Setup of run A:
==> flow/design.v <==
`timescale 1ns / 1ps
module button_debounce (
    input clk,        
    input rst,        
    input button_in,  
    output reg button_out  
);
    parameter integer DEBOUNCE_TIME = 200; 
    reg [19:0] counter;
    reg button_state;
    always @(posedge clk or posedge rst) begin
        if (rst) begin
            counter <= 0;
            button_state <= 0;
            button_out <= 0;
        end else begin
            if (button_in != button_state) begin
                counter <= counter + 1;
                if (counter >= DEBOUNCE_TIME) begin
                    button_state <= button_in;
                    button_out <= button_in;
                    counter <= 0;
                end
            end else begin
                counter <= 0;
            end
        end
    end
endmodule
`timescale 1ns / 1ps
module operatorremainder(
    input [35:0] n,
    output reg is_multiple
);
	parameter DIVISOR = 20000;
	reg [35:0] temp;
	reg [35:0] quotient;
	reg [35:0] remainder;
	integer i;
	always @(*) begin
        temp = n;
        quotient = 0;
        remainder = 0;
        for (i = 35; i >= 0; i = i - 1) begin
            quotient = (quotient << 1) | (temp[i] ? 1'b1 : 1'b0);
            if (quotient >= DIVISOR) begin
                quotient = quotient - DIVISOR;
                remainder = (remainder << 1) | 1'b1;
            end else begin
                remainder = (remainder << 1);
            end
        end
        is_multiple = (quotient == 0);
    end
endmodule
`timescale 1ns / 1ps
module ClockTest(
	input clk,
	input rst,
	input btn,
	output reg [6:0] seg,  
	output reg [3:0] an,
	output reg buttons_pressed, 
	output reg buttons_released 
);
	wire is_divisible;  
   reg [7:0] counter;  
   reg [35:0] cnt;	 
   wire buttons_out;
	reg buttons_out_prev;
   wire [6:0] segments [15:0];  
	reg [3:0] ones;  
   reg [3:0] tens;  
	reg [3:0] s_ones;  
	reg [3:0] s_tens;  
   reg [6:0] refresh_counter;  
   reg refresh_flag;	 
   reg [7:0] clk_display;  
      assign segments[0] = 7'b1000000;   
      assign segments[1] = 7'b1111001;   
      assign segments[2] = 7'b0100100;   
      assign segments[3] = 7'b0110000;   
      assign segments[4] = 7'b0011001;   
      assign segments[5] = 7'b0010010;   
      assign segments[6] = 7'b0000010;   
      assign segments[7] = 7'b1111000;   
      assign segments[8] = 7'b0000000;   
      assign segments[9] = 7'b0010000;   
      assign segments[10] = 7'b0001000;  
      assign segments[11] = 7'b0000011;  
      assign segments[12] = 7'b1000110;  
      assign segments[13] = 7'b0100001;  
      assign segments[14] = 7'b0000110;  
      assign segments[15] = 7'b0001110;  
   button_debounce debounce (
		.clk(clk),
		.rst(rst),
		.button_in(btn),
		.button_out(buttons_out)
   );
   operatorremainder remainder (
        .n(cnt),
        .is_multiple(is_divisible)
    );
   always @ (posedge clk or posedge rst) begin
      if (rst) begin  
         cnt <= 0;
         counter <= 0;
			ones <= 0;
			tens <= 0;
			s_ones <= 0;
			s_tens <= 0;
			clk_display <= 0;
			buttons_out_prev <= 0;
			buttons_pressed <= 0;
			buttons_released <= 0;
      end else begin
			if(cnt == 1_200_000 -1) begin 
				cnt <= 0;
				ones <= 0;
				tens <= 0;
				s_ones <= 0;
				s_tens <= 0;
				clk_display <= 0;
			end else begin
			if (is_divisible) begin 
				if(clk_display == 60) begin
					s_ones <= 0;
					s_tens <= 0;
				end else begin
					clk_display <= clk_display+1;
					if(s_ones == 9) begin
						s_ones <= 0;
						s_tens <= s_tens + 1;
					end else begin
						s_ones <= s_ones + 1;
					end
				end
			end
			buttons_out_prev <= buttons_out;
			buttons_pressed <= (buttons_out & ~buttons_out_prev);	  
			buttons_released <= (~buttons_out & buttons_out_prev);  
			if (buttons_pressed) begin
				if (ones == 9) begin
					ones <= 0;
					if (tens == 9) begin
						tens <= 0;
					end else begin
						tens <= tens + 1;
					end
				end else begin
				ones <= ones + 1;
				end
			end
			cnt <= cnt + 1;
         end   
      end
   end
	always @(posedge clk or posedge rst) begin
		if (rst) begin
			refresh_counter <= 0;
			refresh_flag <= 0;
		end else begin
		refresh_counter <= refresh_counter + 1;
		if (refresh_counter == 250) begin   
			refresh_counter <= 0;
			refresh_flag <= ~refresh_flag;
		end
		end
	end
	always @(posedge clk or posedge rst) begin
		if (rst) begin
			seg <= 7'b1111111;
			an <= 4'b1111;
		end else
		case (refresh_counter[6:5])
			2'b00: begin
				seg <= segments[ones];
				an <= 4'b1110; 
			end
			2'b01: begin
				seg <= segments[tens];
				an <= 4'b1101; 
			end
				2'b10: begin
				seg <= segments[s_ones];
				an <= 4'b1011; 
			end
				2'b11: begin
				seg <= segments[s_tens];
				an <= 4'b0111; 
			end
		endcase
end
endmodule
export LEC_CHECK = 0
export ABC_AREA = 1
export CAP_MARGIN = 20
export CORE_MARGIN = 2
export CORE_UTILIZATION = 70
export CTS_CLUSTER_SIZE = 86
export HOLD_SLACK_MARGIN = -0.1
export MAX_ROUTING_LAYER = met4
export SLEW_MARGIN = 20
create_clock -name core_clock -period 45.2 [get_ports {clk}]
run.sh (not shown) runs the stock make flow with config.mk's settings and CLKGATE_MAP_FILE=.
diff inputs: run A => run B
--- a/flow/config.mk
+++ b/flow/config.mk
@@ -8 +7,0 @@
-export ABC_AREA = 1
@@ -11,4 +10 @@
-export CORE_UTILIZATION = 70
-export CTS_CLUSTER_SIZE = 86
-export HOLD_SLACK_MARGIN = -0.1
-export MAX_ROUTING_LAYER = met4
+export CORE_UTILIZATION = 8
==> flow/constraint.sdc <==
create_clock -name core_clock -period 65.0 [get_ports {clk}]
set_input_delay 13.0000 -clock core_clock [delete_from_list [all_inputs] [get_ports {clk}]]
set_output_delay 13.0000 -clock core_clock [all_outputs]
set_load 0.01 [all_outputs]
## What came out
Note that the worst reg2reg path depth recorded for run A amounts to 1.2 times the value seen in run B. [run B vs run A] transition at the pin with the smallest max-transition slack: lower in run B. Run B vs. run A: number of tap cells added at floorplan shows an increase of about 650%; synthesis area per yosys fell by about 13%; final worst-path setup slack went up; wire length after detailed routing rose by 16 mm.
Inputs modified between run B and run C:
--- a/flow/config.mk
+++ b/flow/config.mk
@@ -10 +10 @@
-export CORE_UTILIZATION = 8
+export CORE_UTILIZATION = 18
==> flow/constraint.sdc <==
create_clock -name core_clock -period 46.0 [get_ports {clk}]
set_input_delay 9.2000 -clock core_clock [delete_from_list [all_inputs] [get_ports {clk}]]
set_output_delay 9.2000 -clock core_clock [all_outputs]
set_load 0.01 [all_outputs]
Run C vs. run B: clock period minus worst slack now sits lower; utilization of the core after routing went up; ratio of final minimum period to clock period +26 points.
Comparing run B and run C, number of non-clock buffers is lower on run B.
Looking at height of the die, run C sits about 33% below run B.
[compare] base=run B new=run C: power per cell area now sits higher; worst path setup slack after routing now sits lower.
> inputs changed (run C -> run D)
--- a/flow/config.mk
+++ b/flow/config.mk
@@ -10 +10 @@
-export CORE_UTILIZATION = 18
+export CORE_UTILIZATION = 40
Findings:
Clock-buffer cell count came out lower on run D than on run C. For the number of buffers outside the clock class in the layout, run D came in 4.8% lower than run C did. Relative to run C, the worst slew slack as a fraction of its limit of run D is lower by 9.2 points.
--- input diff run D..run E ---
--- a/flow/config.mk
+++ b/flow/config.mk
@@ -10 +10,3 @@
-export CORE_UTILIZATION = 40
+export CORE_UTILIZATION = 65
+export HOLD_SLACK_MARGIN = -0.1
+export MAX_ROUTING_LAYER = met4
==> flow/constraint.sdc <==
create_clock -name core_clock -period 45.2 [get_ports {clk}]
set_input_delay 9.0400 -clock core_clock [delete_from_list [all_inputs] [get_ports {clk}]]
set_output_delay 9.0400 -clock core_clock [all_outputs]
set_load 0.01 [all_outputs]
==> results <==
From run D to run E the numbers moved as follows: post-layout instance area fell by about 1.4%; global-route wire length before repair now smaller; count of cell instances traversed by the critical path went up by about 2.6%; number of well taps went down by 369.
Run D consumes less power than run E.
Number of non-clock buffers (run E / run D): 0.900
Relative to run D, the setup slack of run E is lower by 0.41 ns.
Worst hold slack across run E and run D: no real change.
Compared with run D, run E supports a higher clock frequency.
Worst slew margin relative to its limit for run E is higher than for run D.
[inputs] run F vs run E
--- a/flow/config.mk
+++ b/flow/config.mk
@@ -7,0 +8 @@
+export ABC_AREA = 1
@@ -10 +11,2 @@
-export CORE_UTILIZATION = 65
+export CORE_UTILIZATION = 70
+export CTS_CLUSTER_SIZE = 85
--- outcome ---
Compared with run E, run F shows fmax that has gone up by more than a quarter.
Note that the count of non-CTS inverters in the layout recorded for run E amounts to 0.13 times the value seen in run F.
Relative to run E, the chip area estimate from yosys synthesis measured on run F has increased by more than 10%.

========
P:
RTL: the design.v shown in full above, as it stands there.
clock: 25.9 ns
lec_check: 0
abc_area: 1
cap_margin: 20
core_margin: 2
core_utilization: 71
cts_cluster_diameter: 192
cts_cluster_size: 72
max_routing_layer: met4
place_density_lb_addon: 0.01
setup_slack_margin: 3.58
slew_margin: 20
P did not finish; a tool error ended it in 5_1_grt.
The inputs of Q differ from those of P as listed below.
--- a/flow/config.mk
+++ b/flow/config.mk
@@ -10,8 +10,4 @@
 export CORE_MARGIN = 2
-export CORE_UTILIZATION = 71
-export CTS_CLUSTER_DIAMETER = 192
-export CTS_CLUSTER_SIZE = 72
-export MAX_ROUTING_LAYER = met4
+export CORE_UTILIZATION = 70
 export PLACE_DENSITY_LB_ADDON = 0.01
-export SETUP_SLACK_MARGIN = 3.58
 export SLEW_MARGIN = 20
Findings:
- In summary, Q completed successfully, with a layout that passed the timing, design-rule and antenna checks.
- Q ended up with a higher die height than P did.
- Floorplan-stage core utilization (lower): Q
- Going from P to Q, the die area was enlarged.
- Q vs P: floorplan die width up slightly
Modified inputs, R compared to Q
--- a/flow/config.mk
+++ b/flow/config.mk
@@ -10,3 +10,5 @@
 export CORE_MARGIN = 2
-export CORE_UTILIZATION = 70
+export CORE_UTILIZATION = 71
+export CTS_CLUSTER_DIAMETER = 367
+export CTS_CLUSTER_SIZE = 72
 export PLACE_DENSITY_LB_ADDON = 0.01
==> comparison <==
R | status: complete | timing, DRC, antenna: pass
Taking Q as the reference, in R final critical path time including I/O delays and setup +0.060 ns; total power decreased about 1.4%; combinational power share neither gained nor lost much; global-route usage roughly the same.
Power spent charging and discharging nets in R vs Q: down 0.0000047 W
Tap cell count (R vs. Q) decreases by a few percent
In terms of via count, Q and R differ only marginally.
Q -> R: area overhead of the layout relative to synthesis flat
In R, the wire length of the first global-routing pass came out 1.3% below the value in Q.
Modified inputs, S compared to R
--- a/flow/config.mk
+++ b/flow/config.mk
@@ -10,6 +10,7 @@
 export CORE_MARGIN = 2
-export CORE_UTILIZATION = 71
-export CTS_CLUSTER_DIAMETER = 367
+export CORE_UTILIZATION = 70
+export CTS_CLUSTER_DIAMETER = 195
 export CTS_CLUSTER_SIZE = 72
 export PLACE_DENSITY_LB_ADDON = 0.01
+export SETUP_SLACK_MARGIN = 3.85
 export SLEW_MARGIN = 20
### Flow results
Diff R -> S | HPWL after detailed placement | up slightly. Of S and R, the run reporting the higher placer's final routability congestion estimate was R. S and R ended up with nearly the same area after synthesis. Total placed instance area | S above R. Delta (S minus R): core utilization at floorplan went down 0.44 points; buffers inserted during post-CTS setup optimization picked up an extra 157. Compared with R, y dimension of the die in S increased slightly. S never completed, since it errored out during 5_1_grt. Die: S bigger than R.
For T, these inputs were changed with respect to S:
--- a/flow/config.mk
+++ b/flow/config.mk
@@ -10,7 +10,4 @@
 export CORE_MARGIN = 2
-export CORE_UTILIZATION = 70
-export CTS_CLUSTER_DIAMETER = 195
-export CTS_CLUSTER_SIZE = 72
-export PLACE_DENSITY_LB_ADDON = 0.01
-export SETUP_SLACK_MARGIN = 3.85
+export CORE_UTILIZATION = 72
+export PLACE_DENSITY = 0.4
 export SLEW_MARGIN = 20
==> flow/constraint.sdc <==
create_clock -name core_clock -period 27.1 [get_ports {clk}]
set_input_delay 5.4200 -clock core_clock [delete_from_list [all_inputs] [get_ports {clk}]]
set_output_delay 5.4200 -clock core_clock [all_outputs]
set_load 0.01 [all_outputs]
Results
- Looking at the reports, T completed the entire flow and the layout it produced met the timing, design-rule and antenna checks.
- Taking S as the reference, in T pre-CTS worst setup slack moved up; quantity of gates resized following cts went down 202; number of rows created at floorplan fell by 1; die outline width down 3.1 um.
- Delta (T minus S): post-cts hold-fix buffer tally roughly the same, proportion of synthesized chip area in sequential cells roughly the same.
- Going from S to T, the die area was shrunk.
- Count of library flops with an enable pin: S vs T identical
Power is estimated from default activity; no workload was simulated.
